==> inputs of run M <==
==> flow/design.v <==
module seven_seg(en,in,seg);
input [3:0] in;
input en;
output [7:0] seg;
reg [7:0] seg;
always@(en or in)
begin
 if (!en) seg=8'b11111111;
 else case(in)
 4'd0: seg=8'b11000000;
 4'd1: seg=8'b11111001;
 4'd2: seg=8'b10100100;
 4'd3: seg=8'b10110000;
 4'd4: seg=8'b10011001;
 4'd5: seg=8'b10010010;
 4'd6: seg=8'b10000010;
 4'd7: seg=8'b11011000;
 4'd8: seg=8'b10000000;
 4'd9: seg=8'b10010000;
 default: seg=8'b11111111;
 endcase
 end
 endmodule 
module seven_seg_dot (en,in,seg);
input [3:0] in;
input en;
output [7:0] seg;
reg [7:0] seg;
always@(en or in)
begin
 if (!en) seg=8'b11111111;
 else case(in)
 4'd0: seg=8'b01000000;
 4'd1: seg=8'b01111001;
 4'd2: seg=8'b00100100;
 4'd3: seg=8'b00110000;
 4'd4: seg=8'b00011001;
 4'd5: seg=8'b00010010;
 4'd6: seg=8'b00000010;
 4'd7: seg=8'b01011000;
 4'd8: seg=8'b00000000;
 4'd9: seg=8'b00010000;
 default: seg=8'b11111111;
 endcase
 end
 endmodule 
module bcd_8421 (clk, rst, data, unit, ten, hun, thou, ten_thou, hun_thou);
input clk, rst;
input [19:0] data;
output [3:0] unit, ten, hun, thou, ten_thou, hun_thou;
reg [5:0]  cnt_shift;
reg [43:0] data_shift;  
reg        shift_sig;
reg [3:0]  unit, ten, hun, thou, ten_thou, hun_thou;
always@(posedge clk or posedge rst)
if (rst)
cnt_shift <= 5'd0;
else if (cnt_shift == 5'd21 && shift_sig == 1'b0)
cnt_shift <= 5'd0;
else if (shift_sig == 1'b0)
cnt_shift <= cnt_shift +1'b1;
else 
cnt_shift <= cnt_shift;
always@(posedge clk or posedge rst)
if (rst)
data_shift <= 44'b0;
else if (cnt_shift == 5'd0 && shift_sig == 1'b0)
data_shift <= {24'd0, data};
else if ((cnt_shift <= 5'd20) && (shift_sig == 1'b1))
begin
data_shift[23:20] <= (data_shift[23:20] > 4'b0100)?(data_shift[23:20] + 4'b0011):(data_shift[23:20]);
data_shift[27:24] <= (data_shift[27:24] > 4'b0100)?(data_shift[27:24] + 4'b0011):(data_shift[27:24]);
data_shift[31:28] <= (data_shift[31:28] > 4'b0100)?(data_shift[31:28] + 4'b0011):(data_shift[31:28]);
data_shift[35:32] <= (data_shift[35:32] > 4'b0100)?(data_shift[35:32] + 4'b0011):(data_shift[35:32]);
data_shift[39:36] <= (data_shift[39:36] > 4'b0100)?(data_shift[39:36] + 4'b0011):(data_shift[39:36]);
data_shift[43:40] <= (data_shift[43:40] > 4'b0100)?(data_shift[43:40] + 4'b0011):(data_shift[43:40]);
end
else if ((cnt_shift <= 5'd20) && (shift_sig == 1'b0))
data_shift <= data_shift << 1;
else 
data_shift <= data_shift;
always@(posedge clk or posedge rst)
if(rst == 1'b1)
shift_sig <= 1'b1;
else 
shift_sig <= ~shift_sig;
always@(posedge clk or posedge rst)
if(rst)
begin
unit <= 4'd0;
ten  <= 4'd0;
hun  <= 4'd0;
thou <= 4'd0;
ten_thou <= 4'd0;
hun_thou <= 4'd0;
end
else if (cnt_shift == 5'd21)
begin
 unit  <= data_shift[23:20];
 ten   <= data_shift[27:24];
 hun   <= data_shift[31:28];
 thou  <= data_shift[35:32];
 ten_thou <= data_shift[39:36];
 hun_thou <= data_shift[43:40];
 end
 endmodule
module adc_3008(clk, rst, cs, mosi, sck, miso, start, seg0, seg1, seg2, seg3, seg4, seg5); 
input clk, rst;
input miso;
input start;
output reg cs;
output reg mosi, sck;
output [7:0] seg0, seg1, seg2, seg3, seg4, seg5;
reg [2:0] state;     
reg [7:0] cnt_clk;   
reg [4:0] cnt_sck;   
reg [3:0] cnt_bit;   
reg [2:0] cnt_byte; 
reg rd_sig;          
reg [10:0] data_reg; 
reg [9:0] data_out;  
reg send_data_sig;   
reg [31:0] cnt;      
reg start_sig;       
wire [3:0] unit;
wire [3:0] ten; 
wire [3:0] hun; 
wire [3:0] thou; 
wire [3:0] ten_thou;
wire [3:0] hun_thou;
wire [19:0] data_bcd;
wire [19:0] data_bcd_vol;
assign data_bcd = {10'b0, data_out};
assign data_bcd_vol = (data_bcd*20'd479)/20'd1023;
parameter [2:0] INTIAL = 3'd0,
                WAIT_START = 3'd1,
                WRITE = 3'd2,
		READ = 3'd3,
		WAIT_END = 3'd4,
		END = 3'd5;
parameter WR_IN = 11'b000001_10010;
parameter cnt_clk_max = 8'd219;
parameter cnt_max = 32'd1_999;
always@(posedge clk or posedge rst)
if (rst)
cnt <= 32'd0;
else if (cnt == cnt_max)
cnt <= 32'd0;
else if (start == 1'b1)
cnt <= cnt + 1'b1;
always@(posedge clk or posedge rst)
if (rst)
start_sig <= 1'b0;
else if (start == 1'b1 && cnt == cnt_max)  
start_sig <= 1'b1;
else 
start_sig <= 1'b0;
always@(posedge clk or posedge rst)
if (rst)
state <= INTIAL;
else 
case(state)
INTIAL: if (start_sig == 1'b1)
        state <= WAIT_START;
		  else 
		  state <= INTIAL;
WAIT_START: if (cnt_byte == 3'd0 && cnt_clk == cnt_clk_max)
            state <= WRITE;
            else 
            state <= WAIT_START;			
WRITE: if (cnt_byte == 3'd1 && cnt_clk == cnt_clk_max)
       state <= READ;
	   else 
	   state <= WRITE;
READ: if (cnt_byte == 3'd2 && cnt_clk == cnt_clk_max)
      state <= WAIT_END;
      else 
      state <= READ;	  
WAIT_END: if (cnt_byte == 3'd3 && cnt_clk == cnt_clk_max)
          state <= END;
		    else 
		    state <= WAIT_END;
END: if (cnt_byte == 3'd4 && cnt_clk == cnt_clk_max)
     state <= INTIAL;
     else 
     state <= END;
default: state <= INTIAL;
endcase
always@(posedge clk or posedge rst)
if (rst)
cnt_clk <= 8'd0;
else if (state == INTIAL)
cnt_clk <= 8'd0;
else if (cnt_clk == cnt_clk_max) 
cnt_clk <= 8'd0;
else if (state != INTIAL)
cnt_clk <= cnt_clk + 1'b1;
always@(posedge clk or posedge rst)
if (rst)
cnt_byte <= 3'd0;
else if (cnt_byte == 3'd4 && cnt_clk == cnt_clk_max)
cnt_byte <= 3'd0;
else if (cnt_clk == cnt_clk_max)
cnt_byte <= cnt_byte + 1'b1;
always@(posedge clk or posedge rst)
if (rst)
cnt_sck <= 5'd0;
else if (state == WRITE && cnt_byte == 3'd1 && cnt_sck == 5'd19)
cnt_sck <= 5'd0;
else if (state ==READ && cnt_byte == 3'd2 && cnt_sck == 5'd19)
cnt_sck <= 5'd0;
else if (state == WRITE && cnt_byte == 3'd1)
cnt_sck <= cnt_sck + 1'b1;
else if (state ==READ && cnt_byte == 3'd2)
cnt_sck <= cnt_sck + 1'b1;
else 
cnt_sck <= 1'b0;
always@(posedge clk or posedge rst)
if (rst)
sck <= 1'b0;
else if (cnt_sck == 5'd0 && cnt_byte == 3'd3)
sck <= 1'b0;
else if (cnt_sck == 5'd0 && cnt_byte == 3'd1 && cnt_bit >= 4'd5)
sck <= 1'b0;
else if (cnt_sck == 5'd10 && cnt_byte == 3'd1 && cnt_bit >= 4'd5)
sck <= 1'b1;
else if (cnt_sck == 5'd0 && cnt_byte == 3'd2)
sck <= 1'b0;
else if (cnt_sck == 5'd10 && cnt_byte == 3'd2)
sck <= 1'b1;
else 
sck <= sck;
always@(posedge clk or posedge rst)
if (rst)
cnt_bit <= 4'd0;
else if (cnt_bit == 4'd10 && cnt_sck == 5'd10)
cnt_bit <= 4'd0;
else if (cnt_sck == 5'd10)
cnt_bit <= cnt_bit + 1'b1;
always@(posedge clk or posedge rst)
if (rst)
cs <= 1'b1;
else if (start_sig == 1'b1)
cs <= 1'b0;
else if (cnt_byte == 3'd3 && cnt_clk == cnt_clk_max && state == WAIT_END)
cs <= 1'b1;
always@(posedge clk or posedge rst)
if (rst)
mosi <= 1'b0;
else if (state == WRITE && cnt_byte == 4'd1 && cnt_sck == 5'd0)
mosi <= WR_IN[10-cnt_bit];
else if (state != WRITE)
mosi <= 1'b0;
always@(posedge clk or posedge rst)
if (rst)
rd_sig <= 1'b0;
else if (state == READ && cnt_byte == 4'd2 && cnt_sck == 5'd9)
rd_sig <= 1'b1;
else 
rd_sig <= 1'b0;
always@(posedge clk or posedge rst)
if (rst)
data_reg <= 11'd0;
else if (rd_sig == 1'b1)
data_reg <= {data_reg[9:0], miso};
always@(posedge clk or posedge rst)
if (rst)
send_data_sig <= 1'b0;
else if (cnt_byte == 4'd2 && cnt_clk == cnt_clk_max)
send_data_sig <= 1'b1;
else 
send_data_sig <= 1'b0;
always@(posedge clk or posedge rst)
if (rst)
data_out <= 10'd0;
else if (send_data_sig == 1'b1)
data_out <= data_reg[9:0];
else 
data_out <= data_out;
bcd_8421 bcd_8421_inst(
.clk(clk), 
.rst(rst), 
.data(data_bcd_vol), 
.unit(unit), 
.ten(ten), 
.hun(hun), 
.thou(thou), 
.ten_thou(ten_thou), 
.hun_thou(hun_thou)
);
seven_seg s0(
.en(1'b1),
.in(unit), 
.seg(seg0));
seven_seg s1(
.en(1'b1),
.in(ten), 
.seg(seg1));
seven_seg_dot s2(
.en(1'b1),
.in(hun), 
.seg(seg2));
seven_seg s3(
.en(1'b1),
.in(thou), 
.seg(seg3));
seven_seg s4(
.en(1'b1),
.in(ten_thou), 
.seg(seg4));
seven_seg s5(
.en(1'b1),
.in(hun_thou), 
.seg(seg5));
endmodule
==> flow/run.sh <==
#!/bin/bash
# the make line also repeats each setting of config.mk as NAME=value (left out here)
make -C /OpenROAD-flow-scripts/flow DESIGN_CONFIG=/design/flow/config.mk WORK_HOME=/design/flow/orfs CLKGATE_MAP_FILE= finish
==> flow/config.mk <==
export PLATFORM = sky130hd
export DESIGN_NAME = adc_3008
export DESIGN_NICKNAME = adc_3008
export VERILOG_FILES = /design/flow/design.v
export SDC_FILE = /design/flow/constraint.sdc
export NUM_CORES = 4
export LEC_CHECK = 0
export ABC_AREA = 1
export CAP_MARGIN = 20
export CORE_MARGIN = 2
export CORE_UTILIZATION = 72
export CTS_CLUSTER_DIAMETER = 254
export CTS_CLUSTER_SIZE = 99
export PLACE_DENSITY = 0.41
export SETUP_SLACK_MARGIN = 2.64
export SLEW_MARGIN = 20
==> flow/constraint.sdc <==
create_clock -name core_clock -period 31.8 [get_ports {clk}]
set_input_delay 6.3600 -clock core_clock [delete_from_list [all_inputs] [get_ports {clk}]]
set_output_delay 6.3600 -clock core_clock [all_outputs]
set_load 0.01 [all_outputs]
==> inputs of run R, as changes to run M <==
CTS_CLUSTER_DIAMETER = 44   (was 254)
CTS_CLUSTER_SIZE = 22   (was 99)
PLACE_DENSITY = 0.35   (was 0.41)
SETUP_SLACK_MARGIN = default   (was 2.64)
==> flow/constraint.sdc (replaced) <==
create_clock -name core_clock -period 7.0 [get_ports {clk}]
set_input_delay 1.4000 -clock core_clock [delete_from_list [all_inputs] [get_ports {clk}]]
set_output_delay 1.4000 -clock core_clock [all_outputs]
set_load 0.01 [all_outputs]
==> inputs of run X, as changes to run M <==
ABC_AREA = default   (was 1)
CORE_UTILIZATION = 9   (was 72)
CTS_CLUSTER_DIAMETER = default   (was 254)
CTS_CLUSTER_SIZE = default   (was 99)
PLACE_DENSITY = default   (was 0.41)
SETUP_SLACK_MARGIN = default   (was 2.64)
==> results <==
metric                                                                run X           run M                      run R
Outcome                                                      finished clean  finished clean  aborted with a tool error
Stage where the flow stopped                                              -               -   global routing (5_1_grt)
Metal1 wirelength                                                  16200 um        14000 um                          -
Area-dominant cell class after layout                           logic gates     logic gates                          -
Clock Buffer Count                                                       17              17                          -
Sequential cell area fraction in the yosys report                     28.3%           28.5%                      28.5%
Crit end category                                                 flip-flop       flip-flop                          -
Final design instance area without fill                          17200 um^2      15100 um^2                          -
Synthesized instance count                                             1615            1939                       1939
Critical path peak fanout                                                11              20                          -
Chip Footprint                                                  156000 um^2      20200 um^2                 20200 um^2
Post-route insts no fill                                               3666            2233                          -
Met3 wire len                                                       1590 um         1310 um                          -
Layout clock area frac                                                3.54%           4.24%                          -
Relative area of non-clock buffer cells in the final design           3.32%           3.51%                          -
Post-route worst hold slack                                          419 ps          384 ps                          -
Maxcap violations                                                         0               0                          -
Relative slew slack                                                   31.6%           41.3%                          -
Setup TNS                                                              0 ps            0 ps                          -
Vias                                                                  11800           12700                          -
Sequential-cell power consumption                                  0.208 mW        0.208 mW                          -
Number of cells traversed by the worst hold path                          1               1                          -

==> inputs of run B <==
Starts from the design.v that is shown in full above.
export LEC_CHECK = 0
export ABC_AREA = 1
export CAP_MARGIN = 20
export CORE_ASPECT_RATIO = 1.05
export CORE_MARGIN = 2
export CORE_UTILIZATION = 44
export CTS_CLUSTER_DIAMETER = 223
export CTS_CLUSTER_SIZE = 95
export SLEW_MARGIN = 20
export TNS_END_PERCENT = 25
create_clock -name core_clock -period 20.0 [get_ports {clk}]
run.sh (not shown) runs the stock make flow with config.mk's settings and CLKGATE_MAP_FILE=.
==> run K (differences from run B) <==
Settings changed: CORE_ASPECT_RATIO 1.05 to unset, CORE_UTILIZATION 44 to 66, CTS_CLUSTER_DIAMETER 223 to 79, CTS_CLUSTER_SIZE 95 to unset, TNS_END_PERCENT 25 to unset.
==> flow/constraint.sdc (replaced) <==
create_clock -name core_clock -period 7.0 [get_ports {clk}]
set_input_delay 1.4000 -clock core_clock [delete_from_list [all_inputs] [get_ports {clk}]]
set_output_delay 1.4000 -clock core_clock [all_outputs]
set_load 0.01 [all_outputs]
==> out/results.tsv <==
metric	value	unit
outcome	failed layout checks	
so_faults	negative setup slack	
floorplan.core_util	0.676	
setup_viol	6	
final_cells	2519	
num_vias	14649	
clock_skew	0.00843	ns
setup_ws	-2.85	ns
Source of the figures above: run K

==> out/results.tsv <==
metric	value	unit
outcome	no timing/DRC/antenna violations	
dominant_cells	combinational gates	
setup_ws	9.50	ns
clock_skew	0.0134	ns
floorplan.core_util	0.444	
num_vias	11993	
Source of the figures above: run B


==> inputs of run a <==
Starts from the design.v that is shown in full above.
clock: 19.1 ns
lec_check: 0
abc_area: 1
cap_margin: 20
cell_pad_in_sites_detail_placement: 0
cell_pad_in_sites_global_placement: 1
core_aspect_ratio: 1.05
core_margin: 2
core_utilization: 15
cts_cluster_size: 95
gpl_routability_driven: 0
gpl_timing_driven: 0
max_routing_layer: met4
setup_slack_margin: 1.33
slew_margin: 20
tns_end_percent: 40
==> run b: changes against run a <==
Settings changed: ABC_AREA 1 to not set, CELL_PAD_IN_SITES_DETAIL_PLACEMENT 0 to not set, CELL_PAD_IN_SITES_GLOBAL_PLACEMENT 1 to not set, CORE_ASPECT_RATIO 1.05 to not set, CORE_UTILIZATION 15 to 60, CTS_CLUSTER_SIZE 95 to not set, GPL_ROUTABILITY_DRIVEN 0 to not set, GPL_TIMING_DRIVEN 0 to not set, MAX_ROUTING_LAYER met4 to not set, SETUP_SLACK_MARGIN 1.33 to 3.32, TNS_END_PERCENT 40 to not set.
==> flow/constraint.sdc (replaced) <==
create_clock -name core_clock -period 11.4 [get_ports {clk}]
set_input_delay 2.2800 -clock core_clock [delete_from_list [all_inputs] [get_ports {clk}]]
set_output_delay 2.2800 -clock core_clock [all_outputs]
set_load 0.01 [all_outputs]
==> run c: changes against run a <==
Settings changed: CELL_PAD_IN_SITES_DETAIL_PLACEMENT 0 to not set, CELL_PAD_IN_SITES_GLOBAL_PLACEMENT 1 to not set, CORE_ASPECT_RATIO 1.05 to not set, CORE_UTILIZATION 15 to 72, CTS_CLUSTER_DIAMETER set to 400, CTS_CLUSTER_SIZE 95 to 100, GPL_ROUTABILITY_DRIVEN 0 to not set, GPL_TIMING_DRIVEN 0 to not set, MAX_ROUTING_LAYER met4 to not set, SETUP_SLACK_MARGIN 1.33 to not set, TNS_END_PERCENT 40 to not set.
==> flow/constraint.sdc (replaced) <==
create_clock -name core_clock -period 7.6 [get_ports {clk}]
set_input_delay 1.5200 -clock core_clock [delete_from_list [all_inputs] [get_ports {clk}]]
set_output_delay 1.5200 -clock core_clock [all_outputs]
set_load 0.01 [all_outputs]
==> out/README.md <==
| Result | This run |
|:---|:---|
| Number of input and output port buffers inserted | 49 |
| Chip footprint | 20200 um^2 |
| Top-area cell type share of the netlist area | 28.1% |
| Global-route usage over all layers | 96.1% |
| Global-route track usage on met3 | 66.1% |
| Gate count after technology mapping | 1939 |
| Area of the synthesized netlist per yosys stat | 13700 um^2 |
| First error | [ERROR GRT-0232] Routing congestion too high. Check the congestion heatmap in the GUI. |
| Met2 track demand over resource | 130% |
| Terminating stage of the flow | global routing |
| Status | stopped before the end |
| DP HPWL | 27.9 mm |
| Most numerous cell types in the synthesized netlist | nand2_1, inv_1, nor2_1, dfrtp_1, o21ai_0 |
the above is filed under run c

==> out/README.md <==
| Result | This run |
|:---|:---|
| Top-area cell type share of the netlist area | 28.1% |
| Status | complete, no violations |
| Chip footprint | 93900 um^2 |
| Area of the synthesized netlist per yosys stat | 13700 um^2 |
| Global-route track usage on met3 | 1.15% |
| Number of input and output port buffers inserted | 48 |
| Most numerous cell types in the synthesized netlist | nand2_1, inv_1, nor2_1, dfrtp_1, o21ai_0 |
| Gate count after technology mapping | 1939 |
the above is filed under run a

==> out/README.md <==
| Result | This run |
|:---|:---|
| DP HPWL | 23.8 mm |
| Most numerous cell types in the synthesized netlist | dfrtp_1, nand2_1, nor2_1, inv_1, o21ai_0 |
| Area of the synthesized netlist per yosys stat | 13800 um^2 |
| Status | complete, no violations |
| Global-route track usage on met3 | 3.89% |
| Chip footprint | 24200 um^2 |
| Gate count after technology mapping | 1615 |
| Global-route usage over all layers | 28.0% |
the above is filed under run b

No activity file was given, so power comes from the tool's default toggle rates.
